Design axi_dma_controller, start of the top module:
module axi_dma_controller #(
    parameter int ADDR_WD = 32,
    parameter int DATA_WD = 32,
    parameter int CHANNEL_COUNT = 8,  
    parameter int MAX_BURST_LEN = 16,  
    localparam int STRB_WD = DATA_WD / 8
) (
    input wire                    clk,
    input wire                    rst,
    input wire                    cmd_valid,
    input wire [ADDR_WD-1:0]      cmd_src_addr,
    input wire [ADDR_WD-1:0]      cmd_dst_addr,
    input wire [1:0]              cmd_burst,
    input wire [ADDR_WD-1:0]      cmd_len,
    input wire [2:0]              cmd_size,
    output wire                   cmd_ready,
    output wire                   M_AXI_ARVALID,
    output wire [ADDR_WD-1:0]     M_AXI_ARADDR,
    output wire [7:0]             M_AXI_ARLEN,
    output wire [2:0]             M_AXI_ARSIZE,
    output wire [1:0]             M_AXI_ARBURST,
    input wire                    M_AXI_ARREADY,
    input wire                    M_AXI_RVALID,
    input wire [DATA_WD-1:0]      M_AXI_RDATA,
    input wire [1:0]              M_AXI_RRESP,
    input wire                    M_AXI_RLAST,
    output wire                   M_AXI_RREADY,
    output wire                   M_AXI_AWVALID,
    output wire [ADDR_WD-1:0]     M_AXI_AWADDR,
  ...
clock: 6.42 ns
lec_check: 0
cap_margin: 20
core_aspect_ratio: 0.71
core_margin: 2
core_utilization: 71
cts_cluster_size: 40
gpl_routability_driven: 1
gpl_timing_driven: 1
max_routing_layer: met5
place_density_lb_addon: 0.01
setup_slack_margin: 1.89
slew_margin: 10
run.sh (not shown) runs the stock make flow with config.mk's settings and CLKGATE_MAP_FILE=.
The starting point ended with an error in global routing (5_1_grt).
Change:
- CORE_UTILIZATION: 71 -> 64
- CTS_CLUSTER_SIZE: 40 -> unset
- SETUP_SLACK_MARGIN: 1.89 -> 1.08
=> The changed run reached the layout checks and failed them: negative setup slack; die size went up by roughly a tenth; synthesized cell count stays the same; area after synthesis stays the same.
Change:
- CORE_UTILIZATION: 64 -> 72
- CTS_CLUSTER_SIZE: unset -> 47
- PLACE_DENSITY_LB_ADDON: 0.01 -> 0.0
- SETUP_SLACK_MARGIN: 1.08 -> -0.19
- TNS_END_PERCENT: unset -> 5
- clock period: 6.42 -> 2.58 ns (I/O delays scaled with it)
Result:
- The new run failed in global routing (5_1_grt)
- die size came out lower by about 11%
- synthesized cell count is unchanged
- synthesized area stays the same

========
Starting RTL as in the previous note.
Settings: LEC_CHECK=0, ABC_AREA=1, CAP_MARGIN=20, CORE_ASPECT_RATIO=1.32, CORE_MARGIN=2, CORE_UTILIZATION=72, CTS_CLUSTER_DIAMETER=400, SLEW_MARGIN=20, TNS_END_PERCENT=50; clock period 4.18 ns.
The first run failed in global routing (GRT-0116).
Edit:
Settings changed: ABC_AREA 1 to default, CORE_ASPECT_RATIO 1.32 to default, CORE_UTILIZATION 72 to 14, CTS_CLUSTER_DIAMETER 400 to default, TNS_END_PERCENT 50 to default.
Clock period 4.18 ns to 12.5 ns, I/O delays scaled along.
The changed run ran to the end with no violations.
Die size went up to 5.0 times its value.
Synthesized area shrinks by 1.5%.
Synthesized cell count came out lower by about 33%.
Edit:
Settings changed: CORE_UTILIZATION 14 to 61, CTS_CLUSTER_SIZE from default to 37, SETUP_SLACK_MARGIN from default to 1.83.
Clock period 12.5 ns to 6.48 ns, I/O delays scaled along.
After rerunning: This time the run finished but failed the layout checks on setup timing. Clock power went up by well over a third. Synthesized cell count does not change. Non-clock buffer count went up by 921. Worst hold slack improved by 21 ps.
Edit:
Settings changed: CORE_UTILIZATION 61 to 40, CTS_CLUSTER_SIZE 37 to default, SETUP_SLACK_MARGIN 1.83 to default.
Clock period 6.48 ns to 12.0 ns, I/O delays scaled along.
- Now the flow finished with timing, DRC and antenna clean
- cell count rose by 1.6%
- final area fell by 8.6%
- combinational power is lower by 61%
- synthesized cell count does not change
- utilization came out lower by 31 points
- clock skew falls by 51 ps
- non-clock buffer count is lower by 876
- via count goes down by 8.8%
- count of clock-buffer cells in the layout grows by 22
- routed wire length came out lower by 6.7%
- flip-flop count does not change
Edit:
Clock period 12.0 ns to 11.7 ns, I/O delays scaled along.
The new run went through all stages and came out clean.
Clock-buffer cell count drops by 13.
Core utilization climbs by 0.41 points.
Setup slack gains 55 ps.
Sequential power climbs by a few percent.
Global-route usage drops by 0.21 points.
Final cell count climbs slightly.
Hold slack loses 18 ps.
Total power climbs by a few percent.
Edit:
Settings changed: CORE_UTILIZATION 40 to 70, SETUP_SLACK_MARGIN from default to 1.2.
Clock period 11.7 ns to 4.59 ns, I/O delays scaled along.
What happened: This time the run ended with an error in global routing on GRT-0116; die area is lower by 43%; synthesized cell count does not change; area after synthesis stays the same.

========
axi_dma_controller again, from the RTL that the note above started with.
==> flow/config.mk <==
export PLATFORM = sky130hd
export DESIGN_NAME = axi_dma_controller
export DESIGN_NICKNAME = axi_dma_controller
export VERILOG_FILES = /design/flow/design.v
export SDC_FILE = /design/flow/constraint.sdc
export NUM_CORES = 4
export LEC_CHECK = 0
export ABC_AREA = 1
export CAP_MARGIN = 15
export CELL_PAD_IN_SITES_DETAIL_PLACEMENT = 1
export CELL_PAD_IN_SITES_GLOBAL_PLACEMENT = 3
export CORE_MARGIN = 8
export CORE_UTILIZATION = 30
export CTS_CLUSTER_SIZE = 14
export PLACE_DENSITY_LB_ADDON = 0.02
export SLEW_MARGIN = 20
export TNS_END_PERCENT = 85
==> flow/constraint.sdc <==
create_clock -name core_clock -period 11.6 [get_ports {clk}]
set_input_delay 2.3200 -clock core_clock [delete_from_list [all_inputs] [get_ports {clk}]]
set_output_delay 2.3200 -clock core_clock [all_outputs]
set_load 0.01 [all_outputs]
The baseline produced a clean layout.
Rerun with:
- CTS_CLUSTER_SIZE: 14 -> 54
- TNS_END_PERCENT: 85 -> 50
- clock period: 11.6 -> 20.0 ns (I/O delays scaled with it)
The new run passed the timing, design-rule and antenna checks. Final area falls by 1.2%. Die area stays the same. Cell count falls by 0.60%.

========
Setup of the reference run:
Starting RTL as in the previous note.
export LEC_CHECK = 0
export ABC_AREA = 1
export CAP_MARGIN = 20
export CORE_ASPECT_RATIO = 1.19
export CORE_MARGIN = 2
export CORE_UTILIZATION = 72
export CTS_CLUSTER_DIAMETER = 400
export PLACE_DENSITY_LB_ADDON = 0.01
export SLEW_MARGIN = 20
export TNS_END_PERCENT = 50
create_clock -name core_clock -period 4.18 [get_ports {clk}]
The reference run never completed; the flow aborted with a tool error in global routing.
What the trial run does differently from the reference run at the input level:
# the reference run
export LEC_CHECK = 0
export ABC_AREA = 1
export CAP_MARGIN = 20
export CORE_ASPECT_RATIO = 1.19
export CORE_MARGIN = 2
export CORE_UTILIZATION = 72
export CTS_CLUSTER_DIAMETER = 400
export PLACE_DENSITY_LB_ADDON = 0.01
export SLEW_MARGIN = 20
export TNS_END_PERCENT = 50
create_clock -name core_clock -period 4.18 [get_ports {clk}]
# the trial run
export LEC_CHECK = 0
export CAP_MARGIN = 20
export CORE_MARGIN = 2
export CORE_UTILIZATION = 58
export SLEW_MARGIN = 20
create_clock -name core_clock -period 6.48 [get_ports {clk}]
Findings:
The flow ran to completion for all of the reference run and the trial run but the reference run, which stopped partway.
The flow for the trial run finished, though final verification flagged setup timing.
The reference run did not make it past global routing, where a tool error ended it.
Number of buffers inserted during clock tree synthesis of the trial run exceeds that of the reference run by a little under 10%.
Taking the reference run as the reference point, the overall die area of the trial run rises by about 22%.
Of the trial run and the reference run, the run reporting the higher count of distinct cell types in the synthesized netlist was the trial run.

========
Setup of build 93:
Starting RTL as in the previous note.
Settings: LEC_CHECK=0, ABC_AREA=0, CAP_MARGIN=35, CELL_PAD_IN_SITES_DETAIL_PLACEMENT=0, CELL_PAD_IN_SITES_GLOBAL_PLACEMENT=1, CORE_MARGIN=2, CORE_UTILIZATION=71, GPL_ROUTABILITY_DRIVEN=1, GPL_TIMING_DRIVEN=1, PLACE_DENSITY_LB_ADDON=0.09, SLEW_MARGIN=20, TNS_END_PERCENT=45; clock period 12.1 ns.
For build 93, the flow was terminated by a tool error in global routing and produced no final design.
Changes in build 41 relative to build 93:
==> flow/config.mk <==
export PLATFORM = sky130hd
export DESIGN_NAME = axi_dma_controller
export DESIGN_NICKNAME = axi_dma_controller
export VERILOG_FILES = /design/flow/design.v
export SDC_FILE = /design/flow/constraint.sdc
export NUM_CORES = 4
export LEC_CHECK = 0
export CAP_MARGIN = 20
export CORE_MARGIN = 2
export CORE_UTILIZATION = 67
export CTS_CLUSTER_SIZE = 25
export SLEW_MARGIN = 20
==> flow/constraint.sdc <==
create_clock -name core_clock -period 9.64 [get_ports {clk}]
set_input_delay 1.9280 -clock core_clock [delete_from_list [all_inputs] [get_ports {clk}]]
set_output_delay 1.9280 -clock core_clock [all_outputs]
set_load 0.01 [all_outputs]
### Flow results
Re summed standard-cell area reported by yosys: no difference whatsoever between build 93 and build 41.
Total of buffers placed on input and output ports came out exactly the same in build 41 and build 93.
Compared to build 93, build 41 was floorplanned on a bigger die.
In build 41 the implementation ran to completion but is not tape-out ready, as the final checks report setup timing.
Going from build 93 to build 41, the floorplan core area was found to have gone up by 8000 sq um.
Build 41 vs build 93, row count went up by 3.0%.
Summary: with build 93 as the reference, width of the die in build 41 moved up by a few percent.
Build 41 vs. build 93: instance area at placement saw an increase; pre-CTS worst setup slack now sits lower; last weighted congestion value of the routability-driven placer went up about 2%.
## Diff of input files: build 97 against build 41
-- flow/config.mk --
<<< build 41, line 10
export CORE_UTILIZATION = 67
export CTS_CLUSTER_SIZE = 25
>>> build 97, line 10
export CORE_UTILIZATION = 57
==> flow/constraint.sdc <==
create_clock -name core_clock -period 8.75 [get_ports {clk}]
set_input_delay 1.7500 -clock core_clock [delete_from_list [all_inputs] [get_ports {clk}]]
set_output_delay 1.7500 -clock core_clock [all_outputs]
set_load 0.01 [all_outputs]
Findings:
- Build 97 against build 41: count of multi-input gates saw little to no change; wire length went down by about 13%; post-layout worst setup margin saw a decrease.
- Build 97: flow complete, layout not clean; failing: setup timing
- The estimated power of build 97 ends up higher than the estimate for build 41.
- In build 97 relative to build 41, total of plain and repair buffers excluding clock buffers had gone up by more than 10%.
> inputs changed (build 97 -> build 89)
-- flow/config.mk --
<<< build 97, line 10
export CORE_UTILIZATION = 57
>>> build 89, line 10
export CORE_UTILIZATION = 69
export CTS_CLUSTER_SIZE = 25
export SETUP_SLACK_MARGIN = 0.57
==> flow/constraint.sdc <==
create_clock -name core_clock -period 6.48 [get_ports {clk}]
set_input_delay 1.2960 -clock core_clock [delete_from_list [all_inputs] [get_ports {clk}]]
set_output_delay 1.2960 -clock core_clock [all_outputs]
set_load 0.01 [all_outputs]
Results
Build 89 vs. build 97: area of the core region dropped 18%; cell row count went down 14.
For the floorplan utilization, build 89 came in 12 points higher than build 97 did.
Status: build 89 FAILED at global routing (tool error)
Setup changes, build 89 to build 40
-- flow/config.mk --
<<< build 89, line 11
export CTS_CLUSTER_SIZE = 25
export SETUP_SLACK_MARGIN = 0.57
>>> build 40, line 11
export CTS_CLUSTER_SIZE = 32
export SETUP_SLACK_MARGIN = 1.88
## What came out
Build 40 | ERROR | global routing. Against build 89, build 40 comes in about 3.4% higher on final weighted congestion of routability-driven global placement. Reported for build 89 and build 40, mean post-synth cell area turned out identical to the last digit. Re half-perimeter wire length of the detailed placement result: build 89 and build 40 aren't equal, and the lower value belongs to build 40.
Relative to build 40, the following input files were edited for build 59:
-- flow/config.mk --
<<< build 40, line 10
export CORE_UTILIZATION = 69
export CTS_CLUSTER_SIZE = 32
export SETUP_SLACK_MARGIN = 1.88
>>> build 59, line 10
export CORE_UTILIZATION = 68
export CTS_CLUSTER_SIZE = 37
export PLACE_DENSITY_LB_ADDON = 0.03
export SETUP_SLACK_MARGIN = 1.83
<<< build 40, line 14
>>> build 59, line 15
export TNS_END_PERCENT = 5
==> results <==
- As for a clean layout from build 40 and build 59, there is none.
- The final report for build 59 shows a completed flow and a layout that fails verification, specifically setup timing.
- Build 40: it failed during global routing, and the tool reported GRT-0116.
- Per the comparison of build 59 with build 40, setup slack at placement now smaller, die footprint now larger, netlist area before placement comparable, total of cells resized after clock tree synthesis now larger, synthesis area per yosys comparable.
- Build 59 vs. build 40: core utilization at floorplan down 1.0 points; placed instance area flat; detailed placement HPWL down about 3.6%; number of buffers inserted by post-CTS setup repair down 28.

========
axi_dma_controller again, from the RTL that the note above started with.
Settings: LEC_CHECK=0, CAP_MARGIN=20, CORE_ASPECT_RATIO=0.71, CORE_MARGIN=2, CORE_UTILIZATION=72, CTS_CLUSTER_SIZE=61, GPL_ROUTABILITY_DRIVEN=1, GPL_TIMING_DRIVEN=1, MAX_ROUTING_LAYER=met5, PLACE_DENSITY_LB_ADDON=0.01, SETUP_SLACK_MARGIN=1.08, SLEW_MARGIN=10; clock period 10.7 ns.
The first run aborted during global routing.
Then changed:
CORE_UTILIZATION = 67   (was 72)
CTS_CLUSTER_SIZE = 41   (was 61)
PLACE_DENSITY_LB_ADDON = 0.0   (was 0.01)
SETUP_SLACK_MARGIN = 1.89   (was 1.08)
TNS_END_PERCENT = 5   (was not set)
clock period = 6.42 ns   (was 10.7 ns; I/O delays follow)
What happened:
- The new run finished but failed the layout checks on setup timing
- die area climbs by 7.4%
- synthesized area is unchanged
- synthesized cell count does not change
Then changed:
CORE_UTILIZATION = 70   (was 67)
CTS_CLUSTER_SIZE = 47   (was 41)
SETUP_SLACK_MARGIN = 0.74   (was 1.89)
clock period = 2.58 ns   (was 6.42 ns; I/O delays follow)
What happened:
- The changed run did not get past global routing with GRT-0116
- die size shrinks by 4.2%
- area after synthesis does not change
- synthesized cell count does not change
Then changed:
CORE_UTILIZATION = 64   (was 70)
CTS_CLUSTER_SIZE = 57   (was 47)
PLACE_DENSITY_LB_ADDON = 0.01   (was 0.0)
SETUP_SLACK_MARGIN = 1.84   (was 0.74)
clock period = 6.42 ns   (was 2.58 ns; I/O delays follow)
Result:
- Now the flow produced a layout that fails on setup timing
- synthesized cell count stays the same
- area after synthesis is unchanged
- die area rises by 9.3%
Then changed:
CORE_UTILIZATION = 72   (was 64)
CTS_CLUSTER_SIZE = 47   (was 57)
PLACE_DENSITY_LB_ADDON = 0.0   (was 0.01)
SETUP_SLACK_MARGIN = 0.11   (was 1.84)
clock period = 4.13 ns   (was 6.42 ns; I/O delays follow)
Effect:
- The new run died in global routing
- synthesized area stays the same
- die size went down by roughly a tenth
- synthesized cell count does not change
Then changed:
CORE_UTILIZATION = 66   (was 72)
PLACE_DENSITY = 0.41   (was not set)
PLACE_DENSITY_LB_ADDON = not set   (was 0.0)
SETUP_SLACK_MARGIN = 1.08   (was 0.11)
Outcome:
- Now the flow produced a layout that fails on setup timing
- synthesized area stays the same
- die size climbs by 9.0%
- synthesized cell count stays the same

========
axi_dma_controller again, from the RTL that the note above started with.
==> flow/config.mk <==
export PLATFORM = sky130hd
export DESIGN_NAME = axi_dma_controller
export DESIGN_NICKNAME = axi_dma_controller
export VERILOG_FILES = /design/flow/design.v
export SDC_FILE = /design/flow/constraint.sdc
export NUM_CORES = 4
export LEC_CHECK = 0
export ABC_AREA = 1
export CAP_MARGIN = 20
export CORE_ASPECT_RATIO = 1.32
export CORE_MARGIN = 2
export CORE_UTILIZATION = 72
export CTS_CLUSTER_DIAMETER = 154
export CTS_CLUSTER_SIZE = 100
export SLEW_MARGIN = 20
export TNS_END_PERCENT = 50
==> flow/constraint.sdc <==
create_clock -name core_clock -period 3.02 [get_ports {clk}]
set_input_delay 0.6040 -clock core_clock [delete_from_list [all_inputs] [get_ports {clk}]]
set_output_delay 0.6040 -clock core_clock [all_outputs]
set_load 0.01 [all_outputs]
The first run failed in global routing, error ODB-0269.
Next try:
==> flow/config.mk (replaced) <==
export PLATFORM = sky130hd
export DESIGN_NAME = axi_dma_controller
export DESIGN_NICKNAME = axi_dma_controller
export VERILOG_FILES = /design/flow/design.v
export SDC_FILE = /design/flow/constraint.sdc
export NUM_CORES = 4
export LEC_CHECK = 0
export CAP_MARGIN = 20
export CORE_MARGIN = 2
export CORE_UTILIZATION = 70
export SLEW_MARGIN = 20
==> flow/constraint.sdc (replaced) <==
create_clock -name core_clock -period 11.7 [get_ports {clk}]
set_input_delay 2.3400 -clock core_clock [delete_from_list [all_inputs] [get_ports {clk}]]
set_output_delay 2.3400 -clock core_clock [all_outputs]
set_load 0.01 [all_outputs]
After rerunning:
- Now the flow produced a clean layout
- area after synthesis is lower slightly
- die size climbs slightly
- synthesized cell count goes down by a quarter to a third
Power figures rest on the tool's default switching activity, not on a simulated workload.
